==> run a <==
==> flow/design.v <==
module CPU(clk, rst, memoryData, memoryAddress, dataOut, readSignal, writeSignal, AC);
input clk;
input rst;  
input [15:0] memoryData;
reg [3:0] state;
reg [5:0] PC;
reg [10:0] MAR;
reg signed [15:0] MBR;
reg [3:0] opcode;
reg M;
reg [15:0] IR;
reg zeroFlag, overflowFlag, carryFlag, negativeFlag;
output reg readSignal;
output reg writeSignal;
output reg signed [15:0] AC;
output reg [15:0] dataOut; 
output reg [10:0] memoryAddress;
reg signed [15:0] result;
parameter Load = 4'd1, Store = 4'd2, Add = 4'd3, Sub = 4'd4, Mul = 4'd5, Div = 4'd6 , Branch = 4'd7, BRZ = 4'd8;
always @ (posedge clk) begin
	if (rst) begin
	PC <= 0;
	state = 0;
	AC <= 0;
	dataOut <= 0;
	memoryAddress <= 0;
	zeroFlag = 0;
	overflowFlag = 0;
	carryFlag = 0;
	negativeFlag = 0;
	readSignal = 1;
	writeSignal = 0;
	end
	else
	case (state)
		0: begin  
			MAR <= PC;
			state = 1;
		end
		1: begin  
			writeSignal = 0;
			readSignal = 1;
			memoryAddress <= MAR;
			PC <= PC + 1;
			state = 2;
		end
		2:state = 3;  
		3: begin
			MBR <= memoryData;
			state = 4;
		end
		4: begin
			IR <= MBR;
			state = 5;
		end
		5: begin  
			opcode <= IR[15:12];
			M <= IR[11];
			MAR <= IR[10:0];
			state = 6;
		end
		6: begin
				if (opcode == Branch) begin  
					PC <= MAR; 
					state = 0;
				end
				else if (opcode == BRZ) begin  
					if(zeroFlag == 1 && M == 1) begin
						PC <= MAR;
						state = 0;
					end
					else begin
						state = 0;
					end
				end
				else begin
					state = 7;
				end
		end
		7: begin
			if (opcode == Store) begin
				memoryAddress <= MAR;
			end
			state = 8;
		end
		8: begin
			if (opcode == Store) begin  
				writeSignal = 1;
				readSignal = 0;
				dataOut <= AC;
				state = 0;
			end
			else begin
				state = 9;
			end
		end
		9: begin
			writeSignal = 0;
			readSignal = 1;
			if(M == 1) begin
				memoryAddress <= MAR;
			end
			state = 10;
			end
		10: begin
			state = 11;
		end
		11: begin
			if (M == 1) begin
				MBR <= memoryData;
			end
			else if (M == 0) begin
				MBR <= $signed(IR[10:0]);
			end
			state = 12;
		end
		12: begin  
			if (opcode == Load) begin  
				AC <= MBR;
				state = 0;
			end
			else if (opcode != Add && opcode != Sub && opcode != Mul && opcode != Div) begin  
				state = 0;
			end
			else begin
				case(opcode)
				Add :  
					begin
					{carryFlag, result} = AC + MBR;
					zeroFlag = (result==0)? 1:0;
					if(AC[15]==MBR[15]) begin
					  if(MBR[15]==result[15])begin
					  overflowFlag = 0;
					  end
					  else begin
					  overflowFlag = 1;
					  end
					end
					else begin
					overflowFlag = 0;
					end						
					negativeFlag =(result[15]==1)? 1:0;	
					end
				Sub :  
					begin
					{carryFlag, result} = AC - MBR;
					zeroFlag = (result==0)? 1:0;
					if(AC[15]==MBR[15]) begin
					  if(MBR[15]==result[15])begin
					  overflowFlag = 0;
					  end
					  else begin
					  overflowFlag = 1;
					  end
					end
					else begin
					overflowFlag = 0;
					end
					negativeFlag =(result[15]==1)? 1:0;
					end
				Mul :  
					begin
					result = AC * MBR;
					zeroFlag = (result==0)? 1:0;
					if(result > 16'h0FFF || result < 16'hF000) begin
					overflowFlag = 1;
					end
					else begin
						overflowFlag = 0;
					end
					negativeFlag =(result[15]==1)? 1:0;
					end	
				Div :  
					begin
					if (MBR == 0) result = 0;  
					else result = AC / MBR;
					zeroFlag = (result==0)? 1:0;
					negativeFlag =(result[15]==1)? 1:0;
					end						
			endcase  
			AC <= result;
			state = 0;
			end
		end
	endcase
end
endmodule
==> flow/run.sh <==
#!/bin/bash
# the make line also repeats each setting of config.mk as NAME=value (left out here)
make -C /OpenROAD-flow-scripts/flow DESIGN_CONFIG=/design/flow/config.mk WORK_HOME=/design/flow/orfs CLKGATE_MAP_FILE= finish
==> flow/config.mk <==
export PLATFORM = sky130hd
export DESIGN_NAME = CPU
export DESIGN_NICKNAME = CPU
export VERILOG_FILES = /design/flow/design.v
export SDC_FILE = /design/flow/constraint.sdc
export NUM_CORES = 4
export LEC_CHECK = 0
export ABC_AREA = 1
export CAP_MARGIN = 20
export CORE_MARGIN = 2
export CORE_UTILIZATION = 72
export PLACE_DENSITY = 0.6
export SETUP_SLACK_MARGIN = 2.47
export SLEW_MARGIN = 20
==> flow/constraint.sdc <==
create_clock -name core_clock -period 28.8 [get_ports {clk}]
set_input_delay 5.7600 -clock core_clock [delete_from_list [all_inputs] [get_ports {clk}]]
set_output_delay 5.7600 -clock core_clock [all_outputs]
set_load 0.01 [all_outputs]
==> run b (differences from run a) <==
- CORE_UTILIZATION: 72 -> 58
- SETUP_SLACK_MARGIN: 2.47 -> not set
==> run c (differences from run a) <==
- ABC_AREA: 1 -> not set
- SETUP_SLACK_MARGIN: 2.47 -> 2.54
==> flow/constraint.sdc (replaced) <==
create_clock -name core_clock -period 8.53 [get_ports {clk}]
set_input_delay 1.7060 -clock core_clock [delete_from_list [all_inputs] [get_ports {clk}]]
set_output_delay 1.7060 -clock core_clock [all_outputs]
set_load 0.01 [all_outputs]
==> results <==
                                                                                       run c                       run a                       run b
Result of the run                                                  aborted with a tool error   aborted with a tool error    timing/DRC/antenna clean
Last stage reached                                                      clock tree synthesis              global routing                           -
Netlist area before placement                                                      19200 um2                   19000 um2                   19000 um2
Chip area estimate from yosys synthesis                                            19200 um2                   19000 um2                   19000 um2
Multiplexer fraction of the synthesized cell area                                     0.0457                           0                           0
DIE HEIGHT                                                                            167 um                      166 um                      185 um
Share of the synthesized netlist area taken by xor and xnor gates                     0.0807                      0.0617                      0.0617
Post-CTS Resized                                                                           -                         251                          16
Post-DP HPWL                                                                         64.6 mm                     47.7 mm                     47.4 mm
Placeable core area                                                                26100 um2                   26000 um2                   32400 um2
Standard-cell row count                                                                   59                          59                          66
Area fraction of the dominant cell type after synthesis                                0.150                       0.151                       0.151
CTS hold repair buffers                                                                    -                           0                           0
Longest Clk Path Bufs                                                                      -                           2                           2
Overall die area                                                                   27900 um2                   27700 um2                   34200 um2
Synthesized-area fraction occupied by ao, oa, aoi and oai cells                        0.205                       0.139                       0.139
Fp_density                                                                             0.735                       0.732                       0.587
DIE WIDTH                                                                             167 um                      166 um                      185 um
Post-synthesis simple-gate area fraction                                               0.205                       0.271                       0.271
Post-synthesis adder-cell area fraction                                                0.235                       0.237                       0.237
Root Driver                                                                                -  sky130_fd_sc_hd__clkbuf_16  sky130_fd_sc_hd__clkbuf_16
Placement Cell Area                                                                24600 um2                   20200 um2                   20500 um2
Post-CTS Setup Repair Bufs                                                                 -                         134                           9


==> try-harbor: inputs <==
// CPU: RTL as listed in full above, without the edits since
Settings: LEC_CHECK=0, ABC_AREA=1, CAP_MARGIN=20, CORE_MARGIN=2, CORE_UTILIZATION=62, CTS_CLUSTER_SIZE=96, PLACE_DENSITY=0.6, SLEW_MARGIN=20; clock period 23.0 ns.
run.sh (not shown) runs the stock make flow with config.mk's settings and CLKGATE_MAP_FILE=.
==> try-pepper (differences from try-harbor) <==
- ABC_AREA: 1 -> not set
- CELL_PAD_IN_SITES_DETAIL_PLACEMENT: not set -> 2
- CORE_UTILIZATION: 62 -> 40
- CTS_CLUSTER_SIZE: 96 -> not set
- PLACE_DENSITY: 0.6 -> not set
- TNS_END_PERCENT: not set -> 95
==> flow/constraint.sdc (replaced) <==
create_clock -name core_clock -period 42.0 [get_ports {clk}]
set_input_delay 8.4000 -clock core_clock [delete_from_list [all_inputs] [get_ports {clk}]]
set_output_delay 8.4000 -clock core_clock [all_outputs]
set_load 0.01 [all_outputs]
==> try-onyx (differences from try-harbor) <==
- ABC_AREA: 1 -> not set
- CORE_ASPECT_RATIO: not set -> 0.74
- CORE_UTILIZATION: 62 -> 40
- CTS_CLUSTER_SIZE: 96 -> not set
- GPL_TIMING_DRIVEN: not set -> 1
- SLEW_MARGIN: 20 -> 15
==> flow/constraint.sdc (replaced) <==
create_clock -name core_clock -period 42.0 [get_ports {clk}]
set_input_delay 8.4000 -clock core_clock [delete_from_list [all_inputs] [get_ports {clk}]]
set_output_delay 8.4000 -clock core_clock [all_outputs]
set_load 0.01 [all_outputs]
==> try-nickel (differences from try-harbor) <==
- ABC_AREA: 1 -> not set
- CORE_ASPECT_RATIO: not set -> 0.72
- CORE_UTILIZATION: 62 -> 72
- CTS_CLUSTER_DIAMETER: not set -> 152
- CTS_CLUSTER_SIZE: 96 -> 10
- SETUP_SLACK_MARGIN: not set -> 2.54
==> flow/constraint.sdc (replaced) <==
create_clock -name core_clock -period 8.53 [get_ports {clk}]
set_input_delay 1.7060 -clock core_clock [delete_from_list [all_inputs] [get_ports {clk}]]
set_output_delay 1.7060 -clock core_clock [all_outputs]
set_load 0.01 [all_outputs]
==> results.json <==
{
  "busiest_layer": "met2",
  "cts-root-buf": "clkbuf_16",
  "finalSetupViolCount": 7,
  "core_area_um2": 47500,
  "failed_checks": "max-capacitance violations, max-slew violations, negative setup slack",
  "outcome": "complete, but fails checks",
  "slew_viol_final": 2,
  "synthXorXnorAreaFrac_pct": 8.07,
  "setup_ws_ns": -0.282,
  "grtUsageMet1_pct": 47.6,
  "cts_hold_buf": 0,
  "dp_slack_ns": 2.04,
  "cap_viol_max_count": 1
}
Source of the figures above: try-pepper

==> results.json <==
{
  "dp_slack_ns": 4.40,
  "outcome": "timing/DRC/antenna clean",
  "busiest_layer": "met1",
  "finalSetupViolCount": 0,
  "slew_viol_final": 0,
  "cap_viol_max_count": 0
}
Source of the figures above: try-onyx

==> results.json <==
{
  "error": "[ERROR DPL-0038] Utilization greater than 100%, impossible to legalize",
  "failed_stage": "clock tree synthesis (4_1_cts)",
  "rows": 50,
  "dp_slack_ns": -20.80,
  "outcome": "aborted with a tool error",
  "synthXorXnorAreaFrac_pct": 8.07
}
Source of the figures above: try-nickel

==> results.json <==
{
  "failed_stage": "global routing (5_1_grt)",
  "synthXorXnorAreaFrac_pct": 6.17,
  "error": "[ERROR GRT-0232] Routing congestion too high. Check the congestion heatmap in the GUI.",
  "dp_slack_ns": -4.06,
  "outcome": "aborted with a tool error",
  "grtUsageMet1_pct": 73.2
}
Source of the figures above: try-harbor



==> trial 43: inputs <==
// CPU: RTL as listed in full above, without the edits since
==> flow/config.mk <==
export PLATFORM = sky130hd
export DESIGN_NAME = CPU
export DESIGN_NICKNAME = CPU
export VERILOG_FILES = /design/flow/design.v
export SDC_FILE = /design/flow/constraint.sdc
export NUM_CORES = 4
export LEC_CHECK = 0
export ABC_AREA = 0
export CAP_MARGIN = 5
export CELL_PAD_IN_SITES_DETAIL_PLACEMENT = 2
export CELL_PAD_IN_SITES_GLOBAL_PLACEMENT = 1
export CORE_ASPECT_RATIO = 0.52
export CORE_MARGIN = 5
export CORE_UTILIZATION = 50
export CTS_CLUSTER_DIAMETER = 252
export CTS_CLUSTER_SIZE = 25
export GPL_ROUTABILITY_DRIVEN = 0
export GPL_TIMING_DRIVEN = 0
export HOLD_SLACK_MARGIN = 0.21
export MAX_ROUTING_LAYER = met5
export PLACE_DENSITY_LB_ADDON = 0.06
export SETUP_SLACK_MARGIN = -2.0
export SLEW_MARGIN = 10
==> flow/constraint.sdc <==
create_clock -name core_clock -period 35.8 [get_ports {clk}]
set_input_delay 7.1600 -clock core_clock [delete_from_list [all_inputs] [get_ports {clk}]]
set_output_delay 7.1600 -clock core_clock [all_outputs]
set_load 0.01 [all_outputs]
==> build 14: changes against trial 43 <==
==> flow/config.mk (replaced) <==
export PLATFORM = sky130hd
export DESIGN_NAME = CPU
export DESIGN_NICKNAME = CPU
export VERILOG_FILES = /design/flow/design.v
export SDC_FILE = /design/flow/constraint.sdc
export NUM_CORES = 4
export LEC_CHECK = 0
export CAP_MARGIN = 20
export CORE_ASPECT_RATIO = 0.97
export CORE_MARGIN = 2
export CORE_UTILIZATION = 40
export GPL_TIMING_DRIVEN = 0
export PLACE_DENSITY = 0.6
export SLEW_MARGIN = 20
==> flow/constraint.sdc (replaced) <==
create_clock -name core_clock -period 42.0 [get_ports {clk}]
set_input_delay 8.4000 -clock core_clock [delete_from_list [all_inputs] [get_ports {clk}]]
set_output_delay 8.4000 -clock core_clock [all_outputs]
set_load 0.01 [all_outputs]
==> comparison table <==
Status: build 14 timing/DRC/antenna clean; trial 43 aborted with a tool error
Last stage reached: build 14 -; trial 43 detailed placement
Net Count, Synth: build 14 2,691; trial 43 2,691
Cells after Synth: build 14 2,362; trial 43 2,362
Number of cells in the yosys synthesis report: build 14 2,362; trial 43 2,362
Basic Gates by Area: build 14 20.5%; trial 43 20.5%
I/O pin count: build 14 63; trial 43 63
Cell with the most instances after synthesis: build 14 sky130_fd_sc_hd__nand2_1; trial 43 sky130_fd_sc_hd__nand2_1
Chip area estimate from yosys synthesis: build 14 19,200 sq um; trial 43 19,200 sq um
Mux share of post-synthesis cell area: build 14 4.57%; trial 43 4.57%
Average footprint of a synthesized cell: build 14 8.11 sq um; trial 43 8.11 sq um
Height of the die: build 14 220 um; trial 43 151 um
Top cell area share: build 14 15.0%; trial 43 15.0%
Dominant flop cell: build 14 sky130_fd_sc_hd__dfxtp_1; trial 43 sky130_fd_sc_hd__dfxtp_1
Syn. warnings: build 14 1; trial 43 1
Effective utilization at floorplan: build 14 40.7%; trial 43 51.0%
Horizontal die dimension: build 14 226 um; trial 43 281 um
Number of distinct standard cells referenced by the synthesized netlist: build 14 102; trial 43 102
Asr flop ratio synth: build 14 0%; trial 43 0%
Sequential element share of the synthesized area: build 14 16.8%; trial 43 16.8%
Post-Synth AOI/OAI Area: build 14 20.5%; trial 43 20.5%
Post-Synthesis Cell Area: build 14 19,200 sq um; trial 43 19,200 sq um
Total die area: build 14 49,700 sq um; trial 43 42,500 sq um
Core box area: build 14 47,000 sq um; trial 43 37,600 sq um
Std cell rows: build 14 78; trial 43 51


==> inputs of build 41 <==
// CPU: RTL as listed in full above, without the edits since
Settings: LEC_CHECK=0, ABC_AREA=1, CAP_MARGIN=15, CORE_MARGIN=2, CORE_UTILIZATION=72, CTS_CLUSTER_DIAMETER=360, CTS_CLUSTER_SIZE=38, HOLD_SLACK_MARGIN=0.29, PLACE_DENSITY=0.63, SETUP_SLACK_MARGIN=3.94, SLEW_MARGIN=20, TNS_END_PERCENT=90; clock period 19.8 ns.
==> trial 73: changes against build 41 <==
==> flow/config.mk (replaced) <==
export PLATFORM = sky130hd
export DESIGN_NAME = CPU
export DESIGN_NICKNAME = CPU
export VERILOG_FILES = /design/flow/design.v
export SDC_FILE = /design/flow/constraint.sdc
export NUM_CORES = 4
export LEC_CHECK = 0
export CAP_MARGIN = 20
export CORE_MARGIN = 2
export CORE_UTILIZATION = 66
export CTS_CLUSTER_DIAMETER = 49
export SETUP_SLACK_MARGIN = -2.0
export SLEW_MARGIN = 20
==> flow/constraint.sdc (replaced) <==
create_clock -name core_clock -period 27.5 [get_ports {clk}]
set_input_delay 5.5000 -clock core_clock [delete_from_list [all_inputs] [get_ports {clk}]]
set_output_delay 5.5000 -clock core_clock [all_outputs]
set_load 0.01 [all_outputs]
==> results <==
Trial 73 completed and failed the layout checks on negative setup slack. Build 41 did not get past clock tree synthesis (4_1_cts) (DPL-0033).
In trial 73 the synthesized cell count is smaller than in build 41, by 17%.
Against trial 73, the die size of build 41 is lower by 8.8%.
In build 41 the synthesized area is lower than in trial 73, by 0.75%.
==> figures <==
| item | build 41 | trial 73 |
|---|---|---|
| Run status | stopped before the end | failed layout checks |
| Failing step | clock tree synthesis (4_1_cts) | - |
| Violated checks | - | negative setup slack |
| Die Wd | 166 um | 174 um |
| Largest type area fraction | 15.1% | 15.0% |
| Die Ht | 166 um | 174 um |
| Synthesized chip area reported by yosys | 0.0190 sq mm | 0.0192 sq mm |
| Gp weighted congestion | 1.08 | 1.03 |
| Std-Cell Rows | 59 | 62 |
| Cell variety after synth | 63 | 102 |
| Post-Place Cell Area | 0.0240 sq mm | 0.0223 sq mm |
| Simple-gate area share of the yosys netlist | 27.1% | 20.5% |
| Post-Synth XOR/XNOR Area | 6.17% | 8.07% |
| Fraction of the yosys area taken by sequential cells | 17.0% | 16.8% |
| AND-OR/OR-AND share of the synthesized area | 13.9% | 20.5% |
| Core area | 0.0260 sq mm | 0.0286 sq mm |
| Summed instance area of the synthesized netlist | 0.0190 sq mm | 0.0192 sq mm |
| Mux cell area share | 0% | 4.57% |
| Syn_area_per_cell | 6.72 sq um | 8.11 sq um |
